`config.mk`:
```
export PLATFORM = sky130hd
export DESIGN_NAME = SOBEL
export DESIGN_NICKNAME = SOBEL
export VERILOG_FILES = /design/flow/design.v
export SDC_FILE = /design/flow/constraint.sdc
export NUM_CORES = 4
export LEC_CHECK = 0
export ABC_AREA = 1
export CAP_MARGIN = 20
export CORE_MARGIN = 2
export CORE_UTILIZATION = 65
export PLACE_DENSITY = 0.37
export SLEW_MARGIN = 20
```
`constraint.sdc`:
```
create_clock -name core_clock -period 6.32 [get_ports {clk}]
set_input_delay 1.2640 -clock core_clock [delete_from_list [all_inputs] [get_ports {clk}]]
set_output_delay 1.2640 -clock core_clock [all_outputs]
set_load 0.01 [all_outputs]
```
`design.v`:
```
`timescale 1ns/10ps
module  SOBEL(clk,reset,busy,ready,iaddr,idata,cdata_rd,cdata_wr,caddr_rd,caddr_wr,cwr,crd,csel	);
	input clk,reset;
	input ready;
	input [7:0] idata;
	input [7:0] cdata_rd;
	output reg busy;
	output reg [16:0] iaddr;
	output reg [7:0] cdata_wr;
	output [15:0] caddr_rd;
	output reg [15:0] caddr_wr;
	output reg cwr;
	output crd;
	output reg [1:0] csel;
	assign caddr_rd = 16'd0;
	assign crd = 1'b0;
	localparam IDLE = 2'd0, READ = 2'd1, WRITE = 2'd2, DONE = 2'd3;
	reg [1:0] state;
	reg [3:0] count;
	reg [16:0] count_iaddr;    
	reg [16:0] w_count;        
	reg [71:0] pixel_value;    
	reg [7:0] sobel_x;
	wire [71:0] win = {idata, pixel_value[63:0]};
	wire [7:0] p0 = win[7:0],   p1 = win[15:8],  p2 = win[23:16];
	wire [7:0] p3 = win[31:24], p5 = win[47:40];
	wire [7:0] p6 = win[55:48], p7 = win[63:56], p8 = win[71:64];
	wire signed [11:0] gx = $signed({4'b0, p0}) + $signed({3'b0, p3, 1'b0}) + $signed({4'b0, p6})
	                      - $signed({3'b0, p5, 1'b0}) - $signed({4'b0, p2}) - $signed({4'b0, p8});
	wire signed [11:0] gy_r = $signed({4'b0, pixel_value[7:0]}) + $signed({3'b0, pixel_value[15:8], 1'b0}) + $signed({4'b0, pixel_value[23:16]})
	                        - $signed({3'b0, pixel_value[63:56], 1'b0}) - $signed({4'b0, pixel_value[55:48]}) - $signed({4'b0, pixel_value[71:64]});
	function [7:0] clamp(input signed [11:0] v);
		if (v > 255) clamp = 8'd255;
		else if (v < 0) clamp = 8'd0;
		else clamp = v[7:0];
	endfunction
	wire [8:0] temp_combine = sobel_x + cdata_wr + 9'd1;
	always @(posedge clk)
	begin
		if (reset) begin
			state <= IDLE;
			busy <= 1'b0;
			cwr <= 1'b0;
			csel <= 2'b00;
			count <= 4'd0;
			iaddr <= 17'd0;
			count_iaddr <= 17'd0;
			w_count <= 17'd0;
			caddr_wr <= 16'd0;
			cdata_wr <= 8'd0;
		end
		else begin
			case (state)
			IDLE: begin
				if (ready) begin
					busy <= 1'b1;
					state <= READ;
					count <= 4'd0;
					count_iaddr <= 17'd0;
					iaddr <= 17'd0;
					w_count <= 17'd0;
				end
			end
			READ: begin
				pixel_value[count*8 +: 8] <= idata;
				if (count == 4'd8) begin
					cwr <= 1'b1;
					csel <= 2'b01;
					cdata_wr <= clamp(gx);
					sobel_x <= clamp(gx);
					caddr_wr <= w_count[15:0];
					state <= WRITE;
				end
				else begin
					if (count == 4'd2 || count == 4'd5)
						iaddr <= iaddr + 17'd256;
					else
						iaddr <= iaddr + 17'd1;
					count <= count + 4'd1;
				end
			end
			WRITE: begin
				if (csel == 2'b01) begin
					csel <= 2'b10;
					cdata_wr <= clamp(gy_r);
				end
				else if (csel == 2'b10) begin
					csel <= 2'b11;
					cdata_wr <= temp_combine[8:1];
				end
				else begin
					cwr <= 1'b0;
					csel <= 2'b00;
					count <= 4'd0;
					w_count <= w_count + 17'd1;
					if (w_count == 17'd65535) begin
						busy <= 1'b0;
						state <= DONE;
					end
					else begin
						state <= READ;
						if (count_iaddr % 258 == 255) begin
							count_iaddr <= count_iaddr + 17'd3;
							iaddr <= count_iaddr + 17'd3;
						end
						else begin
							count_iaddr <= count_iaddr + 17'd1;
							iaddr <= count_iaddr + 17'd1;
						end
					end
				end
			end
			default: ;
			endcase
		end
	end
endmodule
```
`run.sh`:
```
#!/bin/bash
# the make line also repeats each setting of config.mk as NAME=value (left out here)
make -C /OpenROAD-flow-scripts/flow DESIGN_CONFIG=/design/flow/config.mk WORK_HOME=/design/flow/orfs CLKGATE_MAP_FILE= finish
```
==> results.txt, run 1 <==
Status on the layout run. The run finished, with violations left. A clean result was blocked by negative setup slack. In the Yosys report the total cell count is 1,753. Tightest slew margin relative to the limit landed at 0.326. Checking hold timing, the worst path is listed with class register to register.

Maximum net fanout on the critical path landed at 8. The total overflow left after global routing is 0. The endpoint identified for the worst register-to-register timing path is count_iaddr[15]. Chip area estimate from yosys synthesis landed at 0.0129 mm^2. Per Yosys stat, the portion of area used by sequential elements is 0.301. Across every metal layer, demand over resource in global routing totals 0.351. In the hold timing report, the worst path depth is 2. Chip area landed at 0.0210 mm^2. Yosys reported a register bit count of 158.

Final-report setup violation count landed at 32. Sorting the Yosys area breakdown by cell type puts at the top sky130_fd_sc_hd__edfxtp_1. Final cell count without fillers landed at 2,269. By area, the combinational part of the netlist is dominated by simple AND/OR/NAND/NOR gates. Entering global routing, the biggest net connects 51 pins. For reference, the final report shows the max-slew violation count at 0. For this configuration, the core starts out at a cell density of 0.664.

Number of vias in the routed layout landed at 13,100. The commonest register cell is sky130_fd_sc_hd__dfxtp_1. Clock-pin slew reported for the worst setup and hold paths after clock tree synthesis landed at 0.07 ns.

Warnings raised by the tools during the run amount to 44. DRC violations left landed at 0. Die extent in y landed at 145 um. For reference, the placement row count at floorplan is 51. Cell area after layout landed at 0.0166 mm^2. The launch point of the worst min-delay path is recorded as cwr. Post-synth tally of flip-flops with integrated enable landed at 72.

Core box area landed at 0.0195 mm^2. Sorting the synthesized cells by area gives the leading types as sky130_fd_sc_hd__edfxtp_1, sky130_fd_sc_hd__dfxtp_1, sky130_fd_sc_hd__fa_1. The synthesis stats list as the most numerous cell sky130_fd_sc_hd__nand2_1. The commonest cells after synthesis are sky130_fd_sc_hd__nand2_1, sky130_fd_sc_hd__inv_1, sky130_fd_sc_hd__nand3_1.

Final clock period utilization by the worst path landed at 1.31. Global-route wire length before repair landed at 60.8 mm. Counting flops with an async set or reset pin after synthesis yields a share of 0.

The layout report lists the multi-input gate area as 0.00856 mm^2. Fmax landed at 121 MHz. In this run, the synthesized area fraction spent on AND-OR/OR-AND gates is recorded as 0.150. STA classifies the critical path endpoint as a register. The routed design shows a via density per instance of 5.75.

The critical path is of the register to register type. Setup slack on the critical path of the routed design comes to -1.93 ns. Setup repair after global routing could not meet its margin everywhere. In the hold report, the worst path ends at cwr. Actual slew at the worst max-slew pin landed at 1.00 ns. For this run, the share of the core covered by cells in the final layout is 0.851. CTS H-tree depth landed at 4. Post-synthesis cell area landed at 0.0129 mm^2. Post-detailed-routing wire length landed at 38.0 mm. The data required time reported for the critical path is 6.60 ns.

The worst path in the final design needs a cycle of 8.25 ns, including I/O delays and setup. Weighted congestion at the end of routability-driven global placement landed at 0.889. Number of antenna violations at the first check in global routing landed at 0. Total cell area at the placement stage landed at 0.0150 mm^2.

Maximum buffer depth of the clock tree landed at 2. Final number of hold-violating endpoints landed at 0. Counting stages on the worst path, the most repeated cell is sky130_fd_sc_hd__nand2_4. TritonCTS buffer count landed at 17.

Detailed placement ended at an HPWL of 25.4 mm.

Total of warnings raised by yosys landed at 1. Critical path depth landed at 67.

Setup slack of the most critical reg-to-reg path landed at -1.93 ns. Tally of max-capacitance violations landed at 0. Measured against the total synthesized area, the mux share comes to 0.

The gate-level netlist out of Yosys references 52 unique cell types. Post-route antenna net violation count landed at 0. Counting both buffers and inverters, the worst setup path holds a total of 9. The cell-mix breakdown from Yosys lists the XOR/XNOR area share as 0.0270. Area taken by flip-flops and latches landed at 0.00390 mm^2. TritonCTS built the clock tree. On the critical path the largest part of the delay comes from simple AND/OR/NAND/NOR gates. The number of antenna diodes in the final layout is 0. Number of instances in the synthesized netlist landed at 1,753. Placed instance count landed at 2,191.

Via count of the first global-routing pass landed at 12,900. Fraction of the mapped netlist area in adder cells landed at 0.143. The cell-mix breakdown from Yosys lists the simple-gate area share as 0.273. Looking at the reg2reg group, the worst path starts from count_iaddr[11]. After detailed routing, the average wire length per cell comes to 16.7 um. The filler cells instantiated in the layout total 1,159.

The die is 145 um wide. Number of clock sinks landed at 158.

Accumulated negative setup slack landed at -48.44 ns. In this run the worst setup path begins at count_iaddr[11]. Mean area per synthesized cell landed at 7.37 um^2.

The iteration count recorded for the first detailed-route pass is 6. Counting cells, the worst reg-to-reg path comes to 67. Across the routed clock network, the largest skew measured is 0.00818 ns. In this run the count of I/O pins placed on the die edge is 81. Clock latency at the later pin of the worst-skew pair landed at 0.44 ns. Number of input and output port buffers inserted landed at 55.

The timing report gives the biggest stage delay along the critical path as 0.34 ns. Arrival time at the worst endpoint landed at 8.53 ns. STA classifies the critical path startpoint as a register. Looking at the critical path, the single cell with the biggest stage delay is sky130_fd_sc_hd__dfxtp_2. The share of synthesized area in the top cell type comes to 0.167. Number of nets in the layout landed at 2,120. The root buffer cell chosen for the clock tree is sky130_fd_sc_hd__clkbuf_16. In this run the worst setup path terminates at count_iaddr[15].

Per the log, the first TritonRoute iteration ended with a DRC count of 982. Synthesis-to-finish area growth landed at 28.1%.
per-stage QoR:
stage	setup slack [ns]	hold WS, ns
floorplan	-0.918	0.431
global placement	-1.32	0.451
detailed placement	-1.58	0.453
CTS	-1.34	0.465
global route	-2.58	0.494
finish	-1.93	0.463
area by class of cell:
cell class	instances	share of cell area
tap	265	0.0200
clock buffer	18	0.0265
sequential	158	0.235
multi-input combinational	1273	0.517
clock inverter	13	0.00627
inverter	280	0.0647
timing repair buffer	262	0.130
repair_timing:
item	CTS	global route
pin swaps	43	72
gates resized	101	66
hold buffers	0	0
setup endpoints to repair	32	32
setup buffers	33	12
gates cloned	2	0
layer usage:
layer | up-vias | part of all wire | GRT usage
met2 | 524 | 0.52 | 0.646
met4 | 0 | 0.041 | 0.162
met5 | - | 0 | 0
met3 | 143 | 0.056 | 0.0484
met1 | 6155 | 0.38 | 0.403
li1 | 6229 | - | -
==> inputs of run 2 (changes only) <==
CAP_MARGIN = 0   (was 20)
CORE_UTILIZATION = 72   (was 65)
CTS_CLUSTER_DIAMETER = 231   (was not set)
CTS_CLUSTER_SIZE = 92   (was not set)
PLACE_DENSITY = not set   (was 0.37)
PLACE_DENSITY_LB_ADDON = 0.19   (was not set)
SETUP_SLACK_MARGIN = -0.56   (was not set)
clock period = 7.24 ns   (was 6.32 ns; I/O delays follow)
==> run 2 against run 1 <==
The flow now stops in 5_1_grt. Synthesized cell count did not move. Area after synthesis did not move. Die size fell by 9.5%.
==> results.txt, run 2 <==
Implementation results. Hold repair after CTS inserted 0 buffers. Core box area landed at 0.0174 mm^2. The first error in the log reads "[ERROR GRT-0232] Routing congestion too high. Check the congestion heatmap in the GUI". Of the total synthesized cell area, the portion taken by AND-OR and OR-AND cells is 0.150. Yosys stat counts 1,753 cells in the synthesized netlist. Input and output buffers added on the ports amount to 55. Total cell area at the placement stage landed at 0.0148 mm^2. Yosys instantiated no cell more often than sky130_fd_sc_hd__nand2_1. The main area contributors are sky130_fd_sc_hd__edfxtp_1, sky130_fd_sc_hd__dfxtp_1, sky130_fd_sc_hd__fa_1.

Counting flops with a built-in enable in the synthesized netlist gives 72. In the synthesized netlist, the dominant kind of combinational cell is simple AND/OR/NAND/NOR gates. Distinct cell type count after synthesis landed at 52.

The H-tree generated during clock tree synthesis spans 4 levels. The die is 138 um tall. Measured against the total synthesized area, the mux share comes to 0.

It got as far as 5_1_grt and failed there. Chip area landed at 0.0190 mm^2. Post-synthesis register bit count landed at 158.

The detailed placer reported the number of placed instances as 2,163. sky130_fd_sc_hd__edfxtp_1 takes more of the synthesized area than any other cell. Initial standard-cell utilization of the core landed at 0.742.

Synthesis produced a netlist whose cell count is 1,753. CTS added clock buffers totalling 17. Number of clock sinks landed at 158. Count of pins on the block boundary landed at 81.

Per the synthesis report, the XOR/XNOR share of the synthesized area is 0.0270. Recorded from the global router log, the overflow total was 1,998. Proportion of netlist area held by the largest area contributor landed at 0.167. Post-synthesis, Yosys gives the total cell area as 0.0129 mm^2.

Weighted congestion at the end of routability-driven global placement landed at 0.897. Global routing usage summed across all routing layers landed at 1.04. By count the netlist is led by sky130_fd_sc_hd__nand2_1, sky130_fd_sc_hd__inv_1, sky130_fd_sc_hd__nand3_1.

Counting along the longest clock path gives a buffer depth of 2. Number of rows in the core area landed at 48. The cell-mix breakdown from Yosys lists the adder-cell area share as 0.143. The run stopped with a tool error. Total of warnings raised by yosys landed at 1. Post-synthesis cell area landed at 0.0129 mm^2.

The cell sitting at the root of the clock tree is a sky130_fd_sc_hd__clkbuf_16. Horizontal die size landed at 138 um. After synthesis, the share of flip-flops with an asynchronous set or reset is 0. For reference, the post-synthesis area per instance comes to 7.37 um^2. In this run, the synthesized area fraction spent on and/or/nand/nor cells is recorded as 0.273. In the placement report, post-DP HPWL is listed as 26.8 mm. The synthesis report names the predominant flop master as sky130_fd_sc_hd__dfxtp_1. Per Yosys stat, the portion of area used by sequential elements is 0.301.
## run 2: through the flow
step           worst slack (ns)  utilization  TNS, ns
2_1_floorplan            -0.290            -   -0.634
3_3_place_gp             -0.949        0.851   -11.84
3_5_place_dp              -1.27        0.851   -20.61
4_1_cts                  -0.879        0.929   -14.33
## run 2: repair_timing
item | CTS
buffers inserted | 44
pin swaps | 56
gates resized | 127
endpoints found under the setup margin | 21
cloned | 1
## run 2: metal layers
layer	overflow	track usage
met5	3	0.533
met4	435	1.21
met3	33	0.758
met2	1502	1.40
met1	25	0.869
==> inputs of run 3 (changes only) <==
CELL_PAD_IN_SITES_DETAIL_PLACEMENT = 0   (was not set)
CELL_PAD_IN_SITES_GLOBAL_PLACEMENT = 0   (was not set)
CORE_MARGIN = 5   (was 2)
CORE_UTILIZATION = 40   (was 72)
CTS_CLUSTER_DIAMETER = 300   (was 231)
CTS_CLUSTER_SIZE = 72   (was 92)
GPL_TIMING_DRIVEN = 1   (was not set)
MAX_ROUTING_LAYER = met5   (was not set)
MIN_ROUTING_LAYER = met1   (was not set)
PLACE_DENSITY_LB_ADDON = 0.28   (was 0.19)
SETUP_SLACK_MARGIN = 2.82   (was -0.56)
SLEW_MARGIN = 35   (was 20)
TNS_END_PERCENT = 55   (was not set)
clock period = 9.6 ns   (was 7.24 ns; I/O delays follow)
==> run 3 against run 2 <==
Area after synthesis is the same. Synthesized cell count is the same. Die size grew 89%. Now clean on timing, DRC and antenna.
==> results.txt, run 3 <==
Status on the layout run. Per the synthesis report, the number of distinct cell types is 52. The critical path is of the register to register type. Post-place setup slack landed at 0.878 ns. The area growth from synthesis to layout is 23.7%. The detailed router reported a total wirelength of 35.2 mm. The via count of the first global-routing pass was 11,800. The flow ran to the end and the layout has no timing, DRC or antenna violations. Dividing the detail-routed via count by the number of cells gives 5.28. Sorting the synthesized cells by area gives the leading types as sky130_fd_sc_hd__edfxtp_1, sky130_fd_sc_hd__dfxtp_1, sky130_fd_sc_hd__fa_1.

Counting instances in the post-synthesis netlist gives the leading cell types as sky130_fd_sc_hd__nand2_1, sky130_fd_sc_hd__inv_1, sky130_fd_sc_hd__nand3_1. Complex-gate fraction of the synthesized area landed at 0.150.

The cell-mix breakdown from Yosys lists the adder-cell area share as 0.143. The buffer_ports step reported a buffer count of 55. Setup slack of the critical path after layout landed at 1.38 ns. After detailed placement, the design holds a cell count of 2,171. Number of pins exceeding their max-slew limit in the final report landed at 0.

Core box area landed at 0.0317 mm^2. The OpenROAD report gives the critical path a data arrival time of 8.57 ns. Maximum net fanout on the critical path landed at 8.

Number of clock sinks landed at 158. Final cell count without fillers landed at 2,288. The clock period could shrink to 8.22 ns. The die covers 0.0360 mm^2.

In this run the count of I/O pins placed on the die edge is 81. Across all stage logs, warnings added up to 42. Pin count of the biggest net entering global routing landed at 65.

Highest cell delay on the worst timing path landed at 0.38 ns. Number of instances in the synthesized netlist landed at 1,753. Per the timing report, the most critical flop-to-flop path originates at count_iaddr[11].

Of the post-synthesis cell area, the dominant cell type holds 0.167. After detailed routing, the average wire length per cell comes to 15.4 um. Logic depth along the worst register-to-register path is recorded as 66. After layout, the setup clock skew is reported as 0.0139 ns. Length of the first detailed-routing pass in iterations landed at 5. Mean area per synthesized cell landed at 7.37 um^2. The tightest min-delay check is of the register to register type. Share of synthesized registers carrying an async set or reset landed at 0.

Post-synthesis register bit count landed at 158. Setup repair after global routing could not meet its margin everywhere. Of the post-synthesis cell area, the part taken by muxes is 0. The clock tree synthesis step divided the H-tree into 4 levels.

Weighted congestion at the end of routability-driven global placement landed at 0.860. The detailed router placed 12,100 vias in this run. The required time at the worst endpoint is listed as 9.95 ns. At the end of the flow, the number of nets in the layout was 2,001. Final-report setup violation count landed at 0. Actual slew at the worst max-slew pin landed at 0.908 ns. On the critical path the largest part of the delay comes from simple AND/OR/NAND/NOR gates. TritonCTS built the clock tree. STA classifies the critical path startpoint as a register. Per the slew report, the remaining headroom to the max-slew limit stands at 0.395. The initialized floorplan defines 65 standard-cell rows. Timing would allow up to 122 MHz. Per the CTS log, the root buffer master is sky130_fd_sc_hd__clkbuf_16. The clock passes through at most 2 buffers. The cell area that synthesis handed to floorplanning was 0.0129 mm^2. Per Yosys stat, the portion of area used by sequential elements is 0.301.

Number of antenna violations at the first check in global routing landed at 0. Of the total synthesized cell area, the portion taken by XOR and XNOR cells is 0.0270. Following the worst setup path forward leads to its endpoint at count_iaddr[16]. Per the timing report, the most critical flop-to-flop path finishes at count_iaddr[16]. The most used flip-flop cell after synthesis is sky130_fd_sc_hd__dfxtp_1. Final number of hold-violating endpoints landed at 0. Among the stages of the critical path, the cell type that occurs most often is sky130_fd_sc_hd__nand2_4. Global routing usage summed across all routing layers landed at 0.192.

According to the floorplan report, the die height is 190 um. Hold is met by 0.458 ns. Post-synth tally of flip-flops with integrated enable landed at 72. Accumulated negative setup slack landed at 0 ns. Total of warnings raised by yosys landed at 1.

Global routing finished with a remaining overflow of 0. At the end of the flow the core is filled with cells to 0.504. STA classifies the critical path endpoint as a register.

Horizontal die size landed at 190 um. The STA report counts the stages on the worst setup path as 66. Nets still carrying antenna violations after routing amount to 0. The first global-routing pass estimated 57.6 mm of wire. 0 antenna diodes ended up in the layout. The number of cells reported by Yosys stat comes to 1,753. Sorting the synthesis cell report by count puts at the top sky130_fd_sc_hd__nand2_1. Basic-gate share of the synthesized area counting and, or, nand and nor cells landed at 0.273. Per the post-CTS timing run, clock transition at the registers of the reported paths is 0.06 ns. Count of cells along the worst hold path landed at 1.

Initial detailed-routing violation count landed at 731. The synthesized design spends more area on one cell type than any other, namely sky130_fd_sc_hd__edfxtp_1. The skew report gives the latency at the later pin of the worst-skew pair as 0.43 ns. The launch point of the worst min-delay path is recorded as w_count[0]. At the floorplan stage, the core utilization is reported as 0.407.

Half-perimeter wire length after detailed placement landed at 25.0 mm. Tracing the worst setup path back leads to its startpoint at count_iaddr[11]. The endpoint of the worst hold path is reported as w_count[0]. The number of maximum-capacitance violations recorded for the run is 0. Of the combinational cells, the family taking the most area is simple AND/OR/NAND/NOR gates.

Setup slack of the most critical reg-to-reg path landed at 1.38 ns. Chip area estimate from yosys synthesis landed at 0.0129 mm^2. The routed layout reports a DRC error count of 0.

Per the TritonCTS log, the buffer count is 17. Final clock period utilization by the worst path landed at 0.856. The number of hold buffers added after CTS was 0.

The critical path's slowest stage uses the library cell sky130_fd_sc_hd__fa_2. Count of buffer and inverter cells on the critical path landed at 8.
[run 3: repair_timing]
item	CTS	global route
gates resized	137	58
endpoints found under the hold margin	0	0
endpoints found under the setup margin	32	32
pin swaps	72	48
setup buffers	63	20
gates cloned	1	0
[run 3: metal layers]
layer,track usage,vias to the layer above,part of all wire
li1,-,5994,-
met1,0.258,5753,0.47
met2,0.323,289,0.47
met3,0.0255,56,0.042
met4,0.0629,0,0.025
met5,0,-,0
[run 3: cell type report]
type / instances / area (um^2)
Tap cell: 402 / 503
Fill cell: 3021 / 15700
Multi-Input combinational cell: 1272 / 8630
Clock inverter: 12 / 108
Inverter: 280 / 1090
Timing Repair Buffer: 144 / 1270
Clock buffer: 20 / 468
Sequential cell: 158 / 3920
[run 3: metrics by stage]
stage,cell area [um^2]
after global placement,13900
after CTS,15600
after detailed placement,13900
after floorplan,13100
after global routing,16000
final,16000
==> inputs of run 4 (changes only) <==
ABC_AREA = not set   (was 1)
CAP_MARGIN = 20   (was 0)
CELL_PAD_IN_SITES_DETAIL_PLACEMENT = not set   (was 0)
CELL_PAD_IN_SITES_GLOBAL_PLACEMENT = not set   (was 0)
CORE_MARGIN = 2   (was 5)
CORE_UTILIZATION = 65   (was 40)
CTS_CLUSTER_DIAMETER = not set   (was 300)
CTS_CLUSTER_SIZE = not set   (was 72)
GPL_TIMING_DRIVEN = not set   (was 1)
MAX_ROUTING_LAYER = not set   (was met5)
MIN_ROUTING_LAYER = not set   (was met1)
PLACE_DENSITY_LB_ADDON = not set   (was 0.28)
SETUP_SLACK_MARGIN = not set   (was 2.82)
SLEW_MARGIN = 20   (was 35)
TNS_END_PERCENT = not set   (was 55)
clock period = 7.78 ns   (was 9.6 ns; I/O delays follow)
==> run 4 against run 3 <==
Now fails the layout checks on negative setup slack. Via count shrank 3.0%. Setup slack lost 2.4 ns. Core utilization grew 34 points. Non-clock buffer count grew 126. Flip-flop count is the same. Die size shrank 44%.
==> results.txt, run 4 <==
Status on the layout run. The run finished, with violations left. Failing layout checks were recorded as negative setup slack. For the pin with the worst max-slew slack, the measured transition is 1.10 ns.

Clock skew after layout landed at 0.0120 ns. The most critical min-delay path falls under register to register. Post-route period utilization is reported as 1.13.

Maximum net fanout on the critical path landed at 8. According to the timing report, the critical path is launched from count_iaddr[10]. Broken down by cell family, the worst path's largest delay share belongs to AND-OR/OR-AND gates. For this design the top-level I/O count stands at 81.

The first global-routing pass estimated 56.2 mm of wire. The first detailed-routing pass took 6 iterations. Post-place setup slack landed at -0.952 ns.

CTS built an H-tree with a depth of 4. Half-perimeter wire length after detailed placement landed at 24.7 mm. Chip area landed at 0.0201 mm^2.

Post-route antenna net violation count landed at 0. The cell-mix breakdown from Yosys lists the adder-cell area share as 0.152. Number of instances in the synthesized netlist landed at 1,416. The number of antenna violations at the first check in global routing was 0. Per the STA report, the cell with the highest stage delay on the worst path is sky130_fd_sc_hd__or4_4. Die extent in y landed at 142 um. The worst path in the final design needs a cycle of 8.80 ns, including I/O delays and setup. Detailed routing inserted a total of 11,700 vias. Global routing usage summed across all routing layers landed at 0.350. Basic-gate share of the synthesized area counting and, or, nand and nor cells landed at 0.197. The critical path ends at count_iaddr[4]. Setup slack of the critical path after layout landed at -1.02 ns.

Buffers inserted to repair hold after CTS numbered 0. The worst setup path is captured at a register. Number of warnings in the stage logs landed at 44. On the worst setup and hold paths after CTS, the clock-pin slew comes to 0.07 ns.

The final timing report lists a max-slew violation count of 0. For this run, the share of the core covered by cells in the final layout is 0.839. The run reported a max-capacitance violation count of 0. TritonCTS buffer count landed at 17. Worst reg2reg path depth landed at 38. In the post-synthesis netlist, the cell with the most instances is sky130_fd_sc_hd__nor2_1. Hold analysis lists the worst path endpoint as caddr_wr[11].

Maximum buffer depth of the clock tree landed at 2. STA classifies the critical path startpoint as a register. The clock reaches the later pin of the worst-skew pair after 0.45 ns.

Setup repair after global routing could not meet its margin everywhere. Total of warnings raised by yosys landed at 1. Between the synthesized netlist and the finished layout, the area growth was recorded as 27.0%. Mean area per synthesized cell landed at 8.70 um^2. Final number of hold-violating endpoints landed at 0. In the setup report, the worst path falls into the class register to register.

Number of rows in the core area landed at 50. Setup violations remaining at the end of the flow were counted as 32. Post-synthesis register bit count landed at 158. In the synthesized netlist, the cells that appear most often are sky130_fd_sc_hd__nor2_1, sky130_fd_sc_hd__nand2_1, sky130_fd_sc_hd__inv_1.

Initial detailed-routing violation count landed at 944. The worst register-to-register path has a setup slack of -1.02 ns. The cell-mix breakdown from Yosys lists the compound-gate area share as 0.216.

The root buffer cell chosen for the clock tree is sky130_fd_sc_hd__clkbuf_16. At the end of routability-driven placement, the weighted congestion stood at 0.924. DRC violations left landed at 0.

Sorting the synthesized cells by area gives the leading types as sky130_fd_sc_hd__edfxtp_1, sky130_fd_sc_hd__dfxtp_1, sky130_fd_sc_hd__fa_1. Routed wirelength normalized by instance count landed at 18.6 um. TritonCTS built the clock tree. Number of cells in Yosys stat landed at 1,416.

Once placement completed, the tool counted placed cells totaling 1,830. For the worst min-delay path, the startpoint reported by OpenROAD is caddr_wr[11]. Per STA, the library cell used most along the worst path is sky130_fd_sc_hd__buf_4. Number of clock sinks landed at 158. Count of cells along the worst hold path landed at 2.

Share of synthesized registers carrying an async set or reset landed at 0. Among the non-sequential cells, AND-OR/OR-AND gates take the most area. Fmax landed at 114 MHz. Entering global routing, the biggest net connects 75 pins.

Per the synth stats, the flop cell with the highest instance count is sky130_fd_sc_hd__dfxtp_1. Count of buffer and inverter cells on the critical path landed at 7. In the post-route report, total wirelength is listed as 35.2 mm.

Critical path depth landed at 38. The via count of the first global-routing pass is 11,400. In the floorplan report the effective utilization is 0.661. Diode insertion count for antenna repair landed at 0. Area share of xor/xnor cells in the synthesized design landed at 0.0427. For the worst setup path, the data required time is 8.08 ns. Via density per instance landed at 6.21.

Measured along the x axis, the die boundary spans 142 um. Of the post-synthesis cell area, the dominant cell type holds 0.175. For this run the aggregate overflow at the end of global routing stands at 0.

Post-synth tally of flip-flops with integrated enable landed at 72. The gate-level netlist out of Yosys references 101 unique cell types. Core box area landed at 0.0186 mm^2. Arrival time at the worst endpoint landed at 9.09 ns. The worst register-to-register path begins at count_iaddr[10].

After the flow finishes, the layout carries non-filler instances totaling 1,890. For the worst reg-to-reg path, the endpoint reported by OpenROAD is count_iaddr[4].

The portion of synthesized area spent on multiplexers is 0.0125. Register share after synthesis landed at 0.315. In this run the cell area of the synthesized design comes to 0.0123 mm^2.

The worst-case max-slew headroom was logged as 0.265. Looking at area per cell type in the netlist, the leader is sky130_fd_sc_hd__edfxtp_1. Number of nets in the layout landed at 1,771.

Highest cell delay on the worst timing path landed at 0.55 ns. Chip area estimate from yosys synthesis landed at 0.0123 mm^2. The buffer_ports step reported a buffer count of 55.
run 4: metal layers:
metal,part of all wire,global-route usage,up-vias
li1,-,-,5494
met1,0.41,0.463,5584
met2,0.48,0.584,548
met3,0.076,0.0638,103
met4,0.028,0.121,0
met5,0,0,-
run 4: stage by stage:
stage | hold slack [ns] | setup TNS (ns) | area, um^2
2_1_floorplan | 0.446 | -9.29 | 12600
3_3_place_gp | 0.446 | -21.57 | 14400
3_5_place_dp | 0.446 | -26.52 | 14400
4_1_cts | 0.455 | -19.02 | 15400
5_1_grt | 0.476 | -41.74 | 15600
6_report | 0.455 | -27.29 | 15600
run 4: timing repair:
| action | CTS | global route |
|---|---|---|
| resized | 50 | 40 |
| buffers inserted | 20 | 9 |
| endpoints found under the setup margin | 32 | 32 |
| pin swaps | 42 | 29 |
run 4: area by class of cell:
type                       instances  area (um^2)
clock buffer                      23          500
clock inverter                     9         72.6
fill                            1126         3000
inverter                         112          420
multi-input combinational       1084         8270
sequential                       158         3890
tap                              234          293
timing repair buffer             270         2200
==> inputs of run 5 (changes only) <==
CORE_UTILIZATION = 70   (was 65)
SETUP_SLACK_MARGIN = -0.5   (was not set)
clock period = 8.42 ns   (was 7.78 ns; I/O delays follow)
==> run 5 against run 4 <==
The layout still fails its checks (negative setup slack). Flip-flop count unchanged. Maximum frequency decreased by 5.8%. Core utilization up 5.9 points. Highest routed layer unchanged.
==> results.txt, run 5 <==
Status on the layout run. For reference, the critical path is launched at count_iaddr[11]. TritonCTS built the clock tree. The worst setup path is captured at a register. Count of buffer and inverter cells on the critical path landed at 8. For this run, the detailed router's first-pass iteration total came to 8.

The cell that appears most often on the critical path is sky130_fd_sc_hd__buf_4. Post-synthesis cell area landed at 0.0123 mm^2. The total area inside the core boundary comes to 0.0172 mm^2. Yosys shows that the main logic family after synthesis is AND-OR/OR-AND gates. Initial standard-cell utilization of the core landed at 0.715. Fmax landed at 107 MHz.

The worst pin sits at a relative slew slack of 0.320. Post-synth the commonest register cell is sky130_fd_sc_hd__dfxtp_1. Count of pins on the block boundary landed at 81. For reference, the final report shows the max-slew violation count at 0.

Area used by multi-input combinational logic landed at 0.00821 mm^2. The number of different library cells used by synthesis comes to 101. The flow ran to the end, but the layout failed its checks. The die is 137 um tall. Final-report setup violation count landed at 32.

The post-synth count of flops with an enable pin is 72. The portion of synthesized area spent on multiplexers is 0.0125. In the finished design, the share of the clock period the worst path needs comes to 1.11. Post-detailed-routing wire length landed at 40.9 mm. STA classifies the critical path startpoint as a register. The tightest hold path in the finished design has a slack of 0.454 ns. The worst-case reg-to-reg setup slack stands at -0.92 ns. Per the STA report, the cell with the highest stage delay on the worst path is sky130_fd_sc_hd__a2111o_1. Required time of the critical path landed at 8.79 ns. Tally of max-capacitance violations landed at 0.

Actual slew at the worst max-slew pin landed at 1.02 ns. In this run the worst setup path terminates at iaddr[12]. Number of input and output port buffers inserted landed at 55. In this run, synthesis produced a sequential element count of 158. The STA report counts the stages on the worst setup path as 42. Number of clock sinks landed at 158. Summed over all layers, the global routing overflow is 0. Chip area estimate from yosys synthesis landed at 0.0123 mm^2. A clean result was blocked by negative setup slack. Fraction of the mapped netlist area in adder cells landed at 0.152. Accumulated negative setup slack landed at -23.13 ns. Per STA, the worst path accumulates the most delay in the family simple AND/OR/NAND/NOR gates.

Clock-pin slew reported for the worst setup and hold paths after clock tree synthesis landed at 0.06 ns. The share of the Yosys chip area taken by registers is 0.315. Global routing usage summed across all routing layers landed at 0.389.

Routability-driven placement finished with a final weighted congestion of 0.932. After routing the design area is 0.0155 mm^2. Subtracting the final worst setup slack from the clock period gives 9.34 ns. The worst register-to-register path begins at count_iaddr[11]. In this run the cell area measured after placement is 0.0141 mm^2.

Setup slack of the critical path after layout landed at -0.916 ns.

Chip area landed at 0.0187 mm^2. Via count of the first global-routing pass landed at 11,500. The longest incremental delay of any stage on the critical path is reported as 0.47 ns. For this run, the post-layout net count is 1,750. After floorplanning, the core was divided into 48 placement rows.

Once detail routing completed, the nets flagged for antenna violations numbered 0. After synthesis, the share of flip-flops with an asynchronous set or reset is 0. The area taken by sequential standard cells is reported as 0.00389 mm^2.

Of the post-synthesis cell area, the dominant cell type holds 0.175. In the synthesized netlist, the number of instances is 1,416. Per the detail_route report, DRC violations left total 0. Looking at the gate-level netlist, the highest instance count belongs to sky130_fd_sc_hd__nor2_1.

In this run the clock root is driven by a sky130_fd_sc_hd__clkbuf_16. Looking at area per cell type in the netlist, the leader is sky130_fd_sc_hd__edfxtp_1. In this run the critical register-to-register path is captured at iaddr[12]. According to the hold report, the worst path is of the register to register type. Number of fill cells in the layout landed at 775. TritonCTS buffer count landed at 17.

The first routing iteration left 1,883 violations. Setup repair after global routing could not meet its margin everywhere. Maximum net fanout on the critical path landed at 7. Worst reg2reg path depth landed at 42. Global-route wire length before repair landed at 57.2 mm. Per the final timing report, the hold violations number 0.

Total of warnings raised by yosys landed at 1. The critical path in this run is classified as register to register. Complex-gate fraction of the synthesized area landed at 0.216. The floorplan step set the die width to 137 um. Post-place setup slack landed at -0.715 ns. Clock latency at the later pin of the worst-skew pair landed at 0.45 ns. Per the detail_route report, vias per standard cell equal 6.84. The number of cells on the worst hold path is listed as 2.

The longest clock path from root to sink contains 2 buffers. Number of antenna violations at the first check in global routing landed at 2. Pin count of the biggest net entering global routing landed at 75. In this run the most critical hold path is launched from caddr_wr[9]. Number of vias in the routed layout landed at 12,700. Number of warnings in the stage logs landed at 42. The final timing report lists clock skew as 0.0122 ns.

The commonest cells after synthesis are sky130_fd_sc_hd__nor2_1, sky130_fd_sc_hd__nand2_1, sky130_fd_sc_hd__inv_1. The path with the worst hold slack has its endpoint at caddr_wr[9]. Area share of xor/xnor cells in the synthesized design landed at 0.0427. After detailed routing, the average wire length per cell comes to 22.0 um. Between the synthesized netlist and the finished layout, the area growth was recorded as 25.6%. Arrival time at the worst endpoint landed at 9.71 ns. For this design, the CTS-stage hold fixing added 0 buffers.

The H-tree generated during clock tree synthesis spans 4 levels. Number of cells in Yosys stat landed at 1,416. Basic-gate share of the synthesized area counting and, or, nand and nor cells landed at 0.197. Mean area per synthesized cell landed at 8.70 um^2. For reference, the top cells by area after synthesis are sky130_fd_sc_hd__edfxtp_1, sky130_fd_sc_hd__dfxtp_1, sky130_fd_sc_hd__fa_1. Detailed placement ended at an HPWL of 25.2 mm.
==> run 5: what timing repair did <==
action / CTS / global route
endpoints found under the hold margin: 0 / 0
pin swaps: 0 / 55
buffers inserted: 0 / 30
setup endpoints to repair: 28 / 32
resized: 15 / 84
==> run 5: layout make-up <==
type | instances | area share
clock buffers | 18 | 0.0284
well taps | 225 | 0.0182
multi-input cells | 1084 | 0.530
clock inverters | 14 | 0.0133
diodes | 1 | 0.000162
repair buffers | 249 | 0.132
inverters | 112 | 0.0272
flip-flops and latches | 158 | 0.251
==> run 5: through the flow <==
| stage | utilization | cells |
|---|---|---|
| floorplan | - | 1432 |
| global placement | 0.818 | 1802 |
| detailed placement | 0.818 | 1802 |
| CTS | 0.861 | 1834 |
| global route | 0.898 | 1860 |
| finish | 0.898 | 1861 |
==> run 5: metal layers <==
layer	global-route usage	routed length (um)	part of all wire	vias to the layer above
met3	0.0722	4790	0.12	244
met1	0.505	14800	0.36	5989
li1	-	-	-	5441
met4	0.155	1990	0.049	0
met2	0.645	19300	0.47	1054
met5	0	0	0	-
==> inputs of run 6 (changes only) <==
ABC_AREA = 0   (was not set)
CAP_MARGIN = 0   (was 20)
CELL_PAD_IN_SITES_DETAIL_PLACEMENT = 2   (was not set)
CELL_PAD_IN_SITES_GLOBAL_PLACEMENT = 2   (was not set)
CORE_ASPECT_RATIO = 0.68   (was not set)
CORE_MARGIN = 7   (was 2)
CORE_UTILIZATION = 18   (was 70)
CTS_CLUSTER_DIAMETER = 195   (was not set)
CTS_CLUSTER_SIZE = 26   (was not set)
GPL_ROUTABILITY_DRIVEN = 0   (was not set)
MAX_ROUTING_LAYER = met4   (was not set)
MIN_ROUTING_LAYER = met2   (was not set)
PLACE_DENSITY = 0.9   (was not set)
SETUP_SLACK_MARGIN = 2.33   (was -0.5)
clock period = 13.4 ns   (was 8.42 ns; I/O delays follow)
==> run 6 against run 5 <==
The run now finishes clean. Non-clock buffer count decreased by 178. Count of clock-buffer cells in the layout decreased by 1. Flip-flop count unchanged. Critical endpoint is now iaddr[16].
==> results.txt, run 6 <==
Status on the layout run. The later pin in the worst-skew pair is clocked with a latency of 0.48 ns. For the worst reg-to-reg path, the endpoint reported by OpenROAD is iaddr[16]. Number of buffers inserted for hold repair after clock tree synthesis landed at 0. For this run, the top clock speed supported by timing is 89.8 MHz.

STA puts the critical path data arrival time at 11.43 ns. Count of cells along the worst hold path landed at 2. The critical path starts at count_iaddr[10]. Per the post-place timing report, worst setup slack is 1.91 ns. Register share after synthesis landed at 0.315. Global-route wire length before repair landed at 74.8 mm. CTS placed an instance of sky130_fd_sc_hd__clkbuf_16 at the clock tree root. The min-delay analysis places its worst path in the category register to register.

OpenROAD emitted warnings numbering 39. Routed wirelength normalized by instance count landed at 21.2 um. Highest cell delay on the worst timing path landed at 0.72 ns. Setup slack of the most critical reg-to-reg path landed at 2.27 ns. At the end of the flow, the number of nets in the layout was 1,572. The launch point of the worst register-to-register path is recorded as count_iaddr[10].

The run finished with no timing, DRC or antenna violations. Number of input and output port buffers inserted landed at 55. The kind of cell with the highest combined delay along the critical path is AND-OR/OR-AND gates.

Ranked by instance count, the synthesized netlist is headed by sky130_fd_sc_hd__nor2_1, sky130_fd_sc_hd__nand2_1, sky130_fd_sc_hd__inv_1. The worst setup path is captured at a register. Distinct cell type count after synthesis landed at 101. Counting every sink on the clock net gives 158.

Share of synthesized registers carrying an async set or reset landed at 0. The routed layout has 15,400 vias. Entering global routing, the biggest net connects 74 pins. Complex-gate fraction of the synthesized area landed at 0.216. Synthesis-to-finish area growth landed at 18.5%. Critical path depth landed at 36. Number of fill cells in the layout landed at 7,719. For this block, the initial DRC count from the detailed router was 3,130. The count of nets left with antenna violations once routing finished came out at 0.

For this run the detailed placement stage logged an HPWL of 34.9 mm. Grouping non-sequential cells by family puts the most area in AND-OR/OR-AND gates. Measured against the total synthesized area, the mux share comes to 0.0125. Synthesis inferred 158 register bits. Dividing the synthesized area by the synthesized cell count gives 8.70 um^2. Required time of the critical path landed at 13.70 ns.

The worst setup path is of the register to register kind. The main area contributors are sky130_fd_sc_hd__edfxtp_1, sky130_fd_sc_hd__dfxtp_1, sky130_fd_sc_hd__fa_1.

Post-synthesis cell area landed at 0.0123 mm^2. TritonCTS created 17 clock buffers. Horizontal die size landed at 331 um. Post-detailed-routing wire length landed at 49.7 mm.

Per the CTS log, the buffer count on the longest clock path is 2. The worst hold path terminates at caddr_wr[7]. Count of pins on the block boundary landed at 81.

In the synthesized netlist the dominant register cell turns out to be sky130_fd_sc_hd__dfxtp_1. In this run the most critical hold path is launched from caddr_wr[7]. The number of antenna violations at the first check in global routing is 0. Actual slew at the worst max-slew pin landed at 1.13 ns. Per STA, the library cell used most along the worst path is sky130_fd_sc_hd__nor2_1.

Counting flops with a built-in enable in the synthesized netlist gives 72.

The via count of the first global-routing pass came to 18,100. Tightest slew margin relative to the limit landed at 0.249. The script reports the combined buffer and inverter count of the critical path as 1. Chip area estimate from yosys synthesis landed at 0.0123 mm^2. Area share of xor/xnor cells in the synthesized design landed at 0.0427. Post-route minimum period landed at 11.13 ns. For this design, the slowest cell found on the critical path is sky130_fd_sc_hd__or4b_4.

The final timing report lists clock skew as 0.0162 ns. The cell count after synthesis came out at 1,416. Measured along the y axis, the die boundary spans 230 um.

Fraction of the mapped netlist area in adder cells landed at 0.152. Remaining global-route overflow landed at 0. Worst reg2reg path depth landed at 36. TritonCTS built the clock tree. Maximum net fanout on the critical path landed at 12. Setup repair after global routing left no endpoint under its margin. Proportion of netlist area held by the largest area contributor landed at 0.175. In the global route stage, overall resource usage came out at 0.196.

Looking at the gate-level netlist, the highest instance count belongs to sky130_fd_sc_hd__nor2_1. Via density per instance landed at 6.58. Final-report setup violation count landed at 0.

Basic-gate share of the synthesized area counting and, or, nand and nor cells landed at 0.197. Across all setup checks in the final design, the least slack found is 2.27 ns. Final clock period utilization by the worst path landed at 0.831. In this run the full chip footprint comes out at 0.0761 mm^2. Initial standard-cell utilization of the core landed at 0.183. Detailed routing placed a total of 21.1 mm of wire on met3. The final hold violation count recorded for this run is 0. Across the run, the number of max-cap violations was 0.

Total of warnings raised by yosys landed at 1. The DRC violation total left in the routed layout is recorded as 0. In this run the top signal layer used is met4.

After detailed routing, the met2 layer carries 25.2 mm of wire. Looking at the worst setup and hold paths, the clock pins of their registers show a slew of 0.08 ns. The final layout reports a setup TNS of 0 ns. Length of the first detailed-routing pass in iterations landed at 9. CTS H-tree depth landed at 4.

Number of cells in Yosys stat landed at 1,416. Number of rows in the core area landed at 78. STA classifies the critical path startpoint as a register. Number of pins exceeding their max-slew limit in the final report landed at 0. Looking at area per cell type in the netlist, the leader is sky130_fd_sc_hd__edfxtp_1. The region available for standard cell placement spans 0.0671 mm^2. Met1 routed wirelength after detailed routing landed at 0 um. Per STA, the endpoint of the critical path is iaddr[16].
-- run 6: final cells by class --
class	instances	area (um^2)	area share
Clock buffer	17	425	0.0291
Multi-Input combinational cell	1084	7970	0.546
Antenna cell	2	5.00	0.000343
Sequential cell	158	3890	0.266
Inverter	112	420	0.0288
Timing Repair Buffer	71	666	0.0456
Tap cell	880	1100	0.0754
Clock inverter	15	124	0.00848
-- run 6: layer usage --
layer | track usage | vias to the layer above
li1 | - | 5045
met1 | - | 5188
met2 | 0.222 | 4660
met3 | 0.264 | 501
met4 | 0.0371 | 0
met5 | - | -
-- run 6: stage by stage --
stage / cells / utilization / area [um^2] / hold slack, ns
3_5_place_dp: 2298 / 0.204 / 13700 / 0.462
4_1_cts: 2330 / 0.213 / 14300 / 0.475
3_3_place_gp: 2298 / 0.204 / 13700 / 0.445
2_1_floorplan: 1432 / - / 12400 / 0.446
5_1_grt: 2337 / 0.217 / 14600 / 0.496
6_report: 2339 / 0.217 / 14600 / 0.475
-- run 6: what timing repair did --
| action | CTS | global route |
|---|---|---|
| endpoints found under the setup margin | 23 | 31 |
| setup buffers | 0 | 6 |
| pin swaps | 0 | 6 |
| gates resized | 9 | 40 |
==> inputs of run 7 (changes only) <==
ABC_AREA = not set   (was 0)
CAP_MARGIN = 20   (was 0)
CELL_PAD_IN_SITES_DETAIL_PLACEMENT = not set   (was 2)
CELL_PAD_IN_SITES_GLOBAL_PLACEMENT = not set   (was 2)
CORE_ASPECT_RATIO = not set   (was 0.68)
CORE_MARGIN = 2   (was 7)
CORE_UTILIZATION = 66   (was 18)
CTS_CLUSTER_DIAMETER = not set   (was 195)
CTS_CLUSTER_SIZE = not set   (was 26)
GPL_ROUTABILITY_DRIVEN = not set   (was 0)
MAX_ROUTING_LAYER = not set   (was met4)
MIN_ROUTING_LAYER = not set   (was met2)
PLACE_DENSITY = not set   (was 0.9)
SETUP_SLACK_MARGIN = 1.33   (was 2.33)
clock period = 5.09 ns   (was 13.4 ns; I/O delays follow)
==> run 7 against run 6 <==
The layout now fails its checks (negative setup slack). Design area up 12%. Non-clock buffer count up 263. Maximum frequency increased by 23%. Cell count down 17%. Register-to-register slack lost 6.2 ns. Global-route usage increased by 23 points. Worst hold slack got worse by 0.020 ns. Core utilization is 68 points higher. Highest routed layer unchanged.
==> results.txt, run 7 <==
Status on the layout run. Cell area after layout landed at 0.0163 mm^2. By area, the combinational part of the netlist is dominated by AND-OR/OR-AND gates. The stat command in Yosys gives a chip area of 0.0123 mm^2. For the worst setup path, the data required time is 5.38 ns.

Buffers inserted to repair hold after CTS numbered 0. Number of input and output port buffers inserted landed at 55.

TritonCTS built the clock tree. Met1 routed wirelength after detailed routing landed at 16.1 mm. The worst hold path belongs to the class register to register. Post-synthesis register bit count landed at 158. Core box area landed at 0.0181 mm^2.

Of the total synthesized cell area, the portion taken by AND-OR and OR-AND cells is 0.216. Post-route antenna net violation count landed at 0. Total cell area at the placement stage landed at 0.0148 mm^2. STA lists the startpoint of the worst hold path as caddr_wr[13]. Worst reg2reg path depth landed at 41. In the finished design, the share of the clock period the worst path needs comes to 1.78. The timing report gives the biggest stage delay along the critical path as 0.50 ns. In this run the clock root is driven by a sky130_fd_sc_hd__clkbuf_16. The commonest cells after synthesis are sky130_fd_sc_hd__nor2_1, sky130_fd_sc_hd__nand2_1, sky130_fd_sc_hd__inv_1.

Post-detailed-routing wire length landed at 48.0 mm. The flow ran to the end, but the layout failed its checks.

The script logs the mean routed wire length per placed instance as 24.6 um. Post-synthesis cell area landed at 0.0123 mm^2.

According to the timing report, the critical path is captured at count_iaddr[5]. The worst setup path is launched from a register.

After layout, the worst setup slack is -3.95 ns. Worst slack on hold paths landed at 0.456 ns.

Clock latency at the later pin of the worst-skew pair landed at 0.46 ns. Accumulated negative setup slack landed at -126.27 ns. Clock-pin slew reported for the worst setup and hold paths after clock tree synthesis landed at 0.07 ns. Synthesis-to-finish area growth landed at 32.4%. In this run, the synthesized area fraction spent on and/or/nand/nor cells is recorded as 0.197. Detailed routing inserted a total of 13,700 vias. In the routed layout, each cell is associated on average with a via count of 7.02. Final cell count without fillers landed at 1,952. Summing all multiplexer cells gives an area fraction of 0.0125.

Horizontal die size landed at 141 um. The via count of the first global-routing pass was 12,900. Synthesis instantiated 101 different standard cells from the library. Counting stages on the worst path, the most repeated cell is sky130_fd_sc_hd__buf_4. Initial detailed-routing violation count landed at 2,178. Max-cap violations in this run came to 0. The worst hold path was traced through 2 stages. Number of pins exceeding their max-slew limit in the final report landed at 0.

Amount of wire on met2 after detailed routing landed at 21.4 mm. Number of rows in the core area landed at 49. A synthesized cell averages 8.70 um^2. Global routing usage summed across all routing layers landed at 0.422.

The CTS log lists the clock sinks for this run as 158. Critical path depth landed at 41. The first global-routing pass estimated 66.3 mm of wire. The synthesis report names the predominant flop master as sky130_fd_sc_hd__dfxtp_1.

Count of buffer and inverter cells on the critical path landed at 6. In the final report, the number of hold violations comes to 0. Entering global routing, the biggest net connects 74 pins. Counting along the longest clock path gives a buffer depth of 2. Weighted congestion at the end of routability-driven global placement landed at 0.954.

In this run the count of I/O pins placed on the die edge is 81. Tightest slew margin relative to the limit landed at 0.264. Post-route minimum period landed at 9.04 ns.

Number of cells in Yosys stat landed at 1,416. On the final layout, the worst clock skew is 0.0132 ns. Per the detail_route log, the uppermost layer with routed signals is met4.

Setup slack of the most critical reg-to-reg path landed at -3.95 ns. Number of warnings in the stage logs landed at 46. The number of antenna violations at the first check in global routing came to 5. Number of nets in the layout landed at 1,835. Proportion of netlist area held by the largest area contributor landed at 0.175. Per the GRT congestion report, total overflow comes to 0. The worst register-to-register path ends at count_iaddr[5]. sky130_fd_sc_hd__edfxtp_1 takes more of the synthesized area than any other cell. Once placement completed, the tool counted placed cells totaling 1,864. Actual slew at the worst max-slew pin landed at 1.10 ns.

For reference, the most critical setup path is categorized as register to register. Per the TritonCTS log, the buffer count is 17. For this design, the slowest cell found on the critical path is sky130_fd_sc_hd__or4b_4. Ranked by total cell area, the synthesized netlist is headed by sky130_fd_sc_hd__edfxtp_1, sky130_fd_sc_hd__dfxtp_1, sky130_fd_sc_hd__fa_1. Final-report setup violation count landed at 48.

Share of synthesized registers carrying an async set or reset landed at 0. The synthesized instance count is 1,416. The die covers 0.0198 mm^2. Setup repair after global routing could not meet its margin everywhere.

In the log, the iteration count for the first detailed-route pass is 12. Failing layout checks were recorded as negative setup slack. DRC violations left landed at 0. The endpoint of the worst hold path is reported as caddr_wr[13]. The die is 141 um tall. The HPWL after detailed placement is 26.5 mm. The timing report attributes the biggest portion of critical-path delay to AND-OR/OR-AND gates. Maximum net fanout on the critical path landed at 6. In the detailed route, the total length drawn on met3 is 6.22 mm.

Of the total synthesized cell area, the portion taken by XOR and XNOR cells is 0.0427. Register share after synthesis landed at 0.315. According to the timing report, the arrival time at the worst endpoint equals 9.33 ns.

Fraction of the mapped netlist area in adder cells landed at 0.152. Initial standard-cell utilization of the core landed at 0.679. The launch point of the worst register-to-register path is recorded as count_iaddr[10].

CTS H-tree depth landed at 4. Post-synth tally of flip-flops with integrated enable landed at 72. The worst setup path is captured at a register. Warnings reported by Yosys during synthesis add up to 1. For this run the top cell type by instance count after synthesis was sky130_fd_sc_hd__nor2_1. Fmax landed at 111 MHz.

For reference, the critical path is launched at count_iaddr[10].
run 7: final cells by class:
class	count	area (um^2)
Fill cell	769	1830
Tap cell	229	287
Clock buffer	19	433
Inverter	112	435
Multi-Input combinational cell	1084	8420
Antenna cell	3	7.51
Timing Repair Buffer	334	2680
Sequential cell	158	3890
Clock inverter	13	164
run 7: what timing repair did:
item / in CTS / in global routing
resized: 80 / 57
setup endpoints to repair: 48 / 71
setup buffers: 29 / 24
pin swaps: 81 / 60
run 7: through the flow:
step / setup slack, ns / util
2_1_floorplan: -3.23 / -
3_3_place_gp: -3.36 / 0.814
3_5_place_dp: -3.64 / 0.814
4_1_cts: -3.29 / 0.875
5_1_grt: -4.33 / 0.899
6_report: -3.95 / 0.899
run 7: metal layers:
| metal | track usage | vias up |
|---|---|---|
| li1 | - | 5615 |
| met1 | 0.529 | 6313 |
| met5 | 0 | - |
| met2 | 0.694 | 1319 |
| met3 | 0.0910 | 459 |
| met4 | 0.215 | 0 |
==> inputs of run 8 (changes only) <==
ABC_AREA = 1   (was not set)
CORE_UTILIZATION = 72   (was 66)
CTS_CLUSTER_DIAMETER = 400   (was not set)
CTS_CLUSTER_SIZE = 95   (was not set)
PLACE_DENSITY = 0.42   (was not set)
SETUP_SLACK_MARGIN = not set   (was 1.33)
TNS_END_PERCENT = 10   (was not set)
clock period = 7.08 ns   (was 5.09 ns; I/O delays follow)
==> run 8 against run 7 <==
The flow now stops in 5_1_grt. Synthesized cell count rose by 24%. Area after synthesis up 4.9%. Die size fell by 3.8%.
==> results.txt, run 8 <==
Implementation results. Remaining global-route overflow landed at 1,276. Basic-gate share of the synthesized area counting and, or, nand and nor cells landed at 0.273. RePlAce ended its routability-driven mode at a weighted congestion of 0.933.

Number of input and output port buffers inserted landed at 55. Placed instance count landed at 2,167. The synthesis run identifies the leading combinational cell family as simple AND/OR/NAND/NOR gates. Yosys reports that the most numerous cell types are sky130_fd_sc_hd__nand2_1, sky130_fd_sc_hd__inv_1, sky130_fd_sc_hd__nand3_1.

The initialized floorplan defines 48 standard-cell rows. Die extent in y landed at 138 um. For reference, the top cells by area after synthesis are sky130_fd_sc_hd__edfxtp_1, sky130_fd_sc_hd__dfxtp_1, sky130_fd_sc_hd__fa_1. According to the Yosys statistics, the synthesized design has a chip area of 0.0129 mm^2.

In the post-synthesis netlist, the cell with the most instances is sky130_fd_sc_hd__nand2_1. Fraction of the mapped netlist area in adder cells landed at 0.143. 81 I/O pins were placed.

CTS H-tree depth landed at 4. The report puts the hold buffer count at CTS at 0. Number of cells in Yosys stat landed at 1,753.

Mux cell area share after synthesis landed at 0. Of all cell types, the one taking the most synthesized area is sky130_fd_sc_hd__edfxtp_1. Progress stopped at 5_1_grt. Dividing the synthesized area by the synthesized cell count gives 7.37 um^2. Complex-gate fraction of the synthesized area landed at 0.150. Share of synthesized registers carrying an async set or reset landed at 0.

The post-synth count of flops with an enable pin is 72. Register share after synthesis landed at 0.301. The root buffer cell chosen for the clock tree is sky130_fd_sc_hd__clkbuf_16.

Maximum buffer depth of the clock tree landed at 2. Area share of xor/xnor cells in the synthesized design landed at 0.0270. Initial standard-cell utilization of the core landed at 0.742. Summing every instance area after synthesis gives 0.0129 mm^2. The total area inside the core boundary comes to 0.0174 mm^2. Total of warnings raised by yosys landed at 1. The tool reported: "[ERROR GRT-0232] Routing congestion too high. Check the congestion heatmap in the GUI". The chip occupies 0.0190 mm^2. Global routing usage summed across all routing layers landed at 0.956. The flow did not finish. The die is 138 um wide.

Summed over all nets, the half-perimeter wirelength after detailed placement is 26.2 mm. Total cell area at the placement stage landed at 0.0149 mm^2. Number of clock sinks landed at 158.

The share of synthesized area in the top cell type comes to 0.167. Number of instances in the synthesized netlist landed at 1,753. In this run, distinct cell masters in the synthesized netlist total 52. The synthesized design contains 158 register bits. TritonCTS buffer count landed at 17.

Post-synth the commonest register cell is sky130_fd_sc_hd__dfxtp_1.
run 8: timing repair:
action | CTS
pin swaps | 84
gates resized | 101
setup buffers | 48
cloned | 1
endpoints found under the setup margin | 31
run 8: layer usage:
layer / overflow / track usage
met2: 917 / 1.24
met1: 17 / 0.833
met3: 9 / 0.723
met5: 2 / 0.494
met4: 331 / 1.13
run 8: metrics by stage:
step | setup slack, ns
3_5_place_dp | -1.32
4_1_cts | -0.980
3_3_place_gp | -0.904
2_1_floorplan | -0.422
==> inputs of run 9 (changes only) <==
ABC_AREA = not set   (was 1)
CORE_UTILIZATION = 65   (was 72)
CTS_CLUSTER_DIAMETER = not set   (was 400)
CTS_CLUSTER_SIZE = not set   (was 95)
PLACE_DENSITY = not set   (was 0.42)
TNS_END_PERCENT = not set   (was 10)
clock period = 7.83 ns   (was 7.08 ns; I/O delays follow)
==> run 9 against run 8 <==
Now fails the layout checks on negative setup slack. Die size rose by 5.5%. Area after synthesis fell by 4.6%. Synthesized cell count fell by 19%.
==> results.txt, run 9 <==
Status on the layout run. Die extent in y landed at 142 um. Worst reg2reg path depth landed at 39.

The reasons given for failing layout checks are negative setup slack. Number of instances in the synthesized netlist landed at 1,416. TritonCTS built the clock tree. The tree is rooted in a sky130_fd_sc_hd__clkbuf_16. The via count of the first global-routing pass is 11,300.

The final route contains 11,800 vias. Accumulated negative setup slack landed at -21.98 ns. Arrival time at the worst endpoint landed at 9.05 ns. Required time of the critical path landed at 8.19 ns.

Setup repair after global routing could not meet its margin everywhere. STA classifies the critical path startpoint as a register. For this run, asynchronously set or reset flops after synthesis account for 0.

Global routing usage summed across all routing layers landed at 0.343. Yosys reports that the most numerous cell types are sky130_fd_sc_hd__nor2_1, sky130_fd_sc_hd__nand2_1, sky130_fd_sc_hd__inv_1. Highest cell delay on the worst timing path landed at 0.56 ns. STA classifies the critical path endpoint as a register. Diode insertion count for antenna repair landed at 0.

Number of antenna violations at the first check in global routing landed at 0. Number of nets in the layout landed at 1,771.

Per the final timing report, the hold violations number 0. CTS reports a maximum clock tree buffer depth of 2. STA lists the startpoint of the worst register-to-register path as count_iaddr[10]. Counting the buffers created by CTS gives 17. Counting distinct cell types in the post-synthesis netlist gives 101. The startpoint identified for the worst hold timing path is caddr_wr[13]. Note that the worst hold path type here is register to register.

Routed wirelength normalized by instance count landed at 18.5 um. Max-cap violations in this run came to 0. Number of rows in the core area landed at 50. Entering global routing, the biggest net connects 75 pins. Chip area landed at 0.0201 mm^2. Broken down by cell family, the worst path's largest delay share belongs to AND-OR/OR-AND gates.

Among all flip-flop cells after synthesis, the most frequent one is sky130_fd_sc_hd__dfxtp_1. After layout, the minimum clock period comes to 8.69 ns. Of the post-synthesis cell area, the dominant cell type holds 0.175.

Number of warnings in the stage logs landed at 44. The most critical setup path has its startpoint at count_iaddr[10]. After floorplanning, the core was sized to cover 0.0186 mm^2. Counting instances, the worst hold path has a depth of 2.

sky130_fd_sc_hd__edfxtp_1 takes more of the synthesized area than any other cell. Across all setup checks in the final design, the least slack found is -0.860 ns.

Of the available clock period, the critical path in the final layout requires 1.11. Fmax landed at 115 MHz. Per STA, the library cell used most along the worst path is sky130_fd_sc_hd__o21ai_2. CTS H-tree depth landed at 4. Routed signal wires occupy layers up through met4.

Among all stages on the critical path, the largest delay is contributed by sky130_fd_sc_hd__or4b_1. Mean area per synthesized cell landed at 8.70 um^2. Along the critical path, the tally of buffer and inverter instances is 5. Before antenna repair, the detailed router went through 6 iterations.

The synthesis stats list as the most numerous cell sky130_fd_sc_hd__nor2_1. Number of input and output port buffers inserted landed at 55. The setup path with the least slack is of type register to register. Register share after synthesis landed at 0.315. Weighted congestion at the end of routability-driven global placement landed at 0.920.

The number of clock sinks came to 158. Horizontal die size landed at 142 um. Chip area estimate from yosys synthesis landed at 0.0123 mm^2. Final-report setup violation count landed at 32. Summed over all layers, the routed wires come to 35.0 mm.

Amount of wire on met2 after detailed routing landed at 16.9 mm. Total of warnings raised by yosys landed at 1. Looking at the hold checks, the worst path lands on caddr_wr[13].

Mux cell area share after synthesis landed at 0.0125. After clock tree synthesis, the clock-pin slew on the worst setup and hold paths is 0.07 ns.

Initial standard-cell utilization of the core landed at 0.661. The flow ran to the end, but the layout failed its checks. Clock latency at the later pin of the worst-skew pair landed at 0.44 ns. For this design the top-level I/O count stands at 81. Number of pins exceeding their max-slew limit in the final report landed at 0. Post-synthesis cell area landed at 0.0123 mm^2. Fraction of the mapped netlist area in adder cells landed at 0.152. After detailed routing, the number of vias per cell comes to 6.24. All stages included, the depth of the critical timing path comes to 39. Counting flops with a built-in enable in the synthesized netlist gives 72. At the end of the flow the core is filled with cells to 0.843.

Complex-gate fraction of the synthesized area landed at 0.216. After global routing the overflow that remains totals 0. In the Yosys report the total cell count is 1,416. Looking at the reg2reg group, the worst path ends at count_iaddr[14].

The setup check on the worst reg-to-reg path leaves a slack of -0.86 ns. In the per-layer breakdown of the detailed-route log, met1 shows 14.8 mm. The report shows a maximum critical-path fanout of 8. DRC violations left landed at 0. Initial detailed-routing violation count landed at 1,132. Actual slew at the worst max-slew pin landed at 1.00 ns.

After synthesis, the cell types taking the most area are sky130_fd_sc_hd__edfxtp_1, sky130_fd_sc_hd__dfxtp_1, sky130_fd_sc_hd__fa_1. Per the synthesis report, the simple-gate share of the synthesized area is 0.197. Half-perimeter wire length after detailed placement landed at 24.6 mm. In this run, the synthesized area fraction spent on xor and xnor cells is recorded as 0.0427. The first global-routing pass estimated 55.4 mm of wire. In this run, synthesis produced a sequential element count of 158.

Measured against its own limit, the worst slew margin works out to 0.329. After layout, the setup clock skew is reported as 0.0108 ns. Synthesis-to-finish area growth landed at 27.6%. Per the detail_route log, met3 wirelength is 2.58 mm. Following the worst setup path forward leads to its endpoint at count_iaddr[14]. Yosys shows that the main logic family after synthesis is AND-OR/OR-AND gates.

Post-route antenna net violation count landed at 0.
## run 9: metrics by stage
stage,cell area [um^2],hold WS (ns),std cells,worst slack (ns)
final,15700,0.459,1890,-0.860
after global routing,15700,0.483,1890,-1.33
after CTS,15400,0.459,1883,-0.652
after detailed placement,14500,0.448,1839,-0.984
after global placement,14500,0.445,1839,-0.880
after floorplan,12600,0.446,1432,-0.490
## run 9: per-layer routing
layer,vias to the layer above,global-route usage
met3,75,0.0533
met5,-,0
li1,5481,-
met1,5718,0.474
met2,526,0.563
met4,0,0.105
## run 9: area by class of cell
class	instances	area (um^2)
well taps	234	293
clock inverters	13	153
flip-flops and latches	158	3890
repair buffers	270	2200
inverters	112	420
multi-input cells	1084	8330
fillers	1097	2930
clock buffers	19	433
## run 9: what timing repair did
action,CTS,global route
setup endpoints to repair,32,32
buffers inserted,12,7
gates cloned,0,0
gates resized,51,50
pin swaps,33,23
hold buffers,0,0
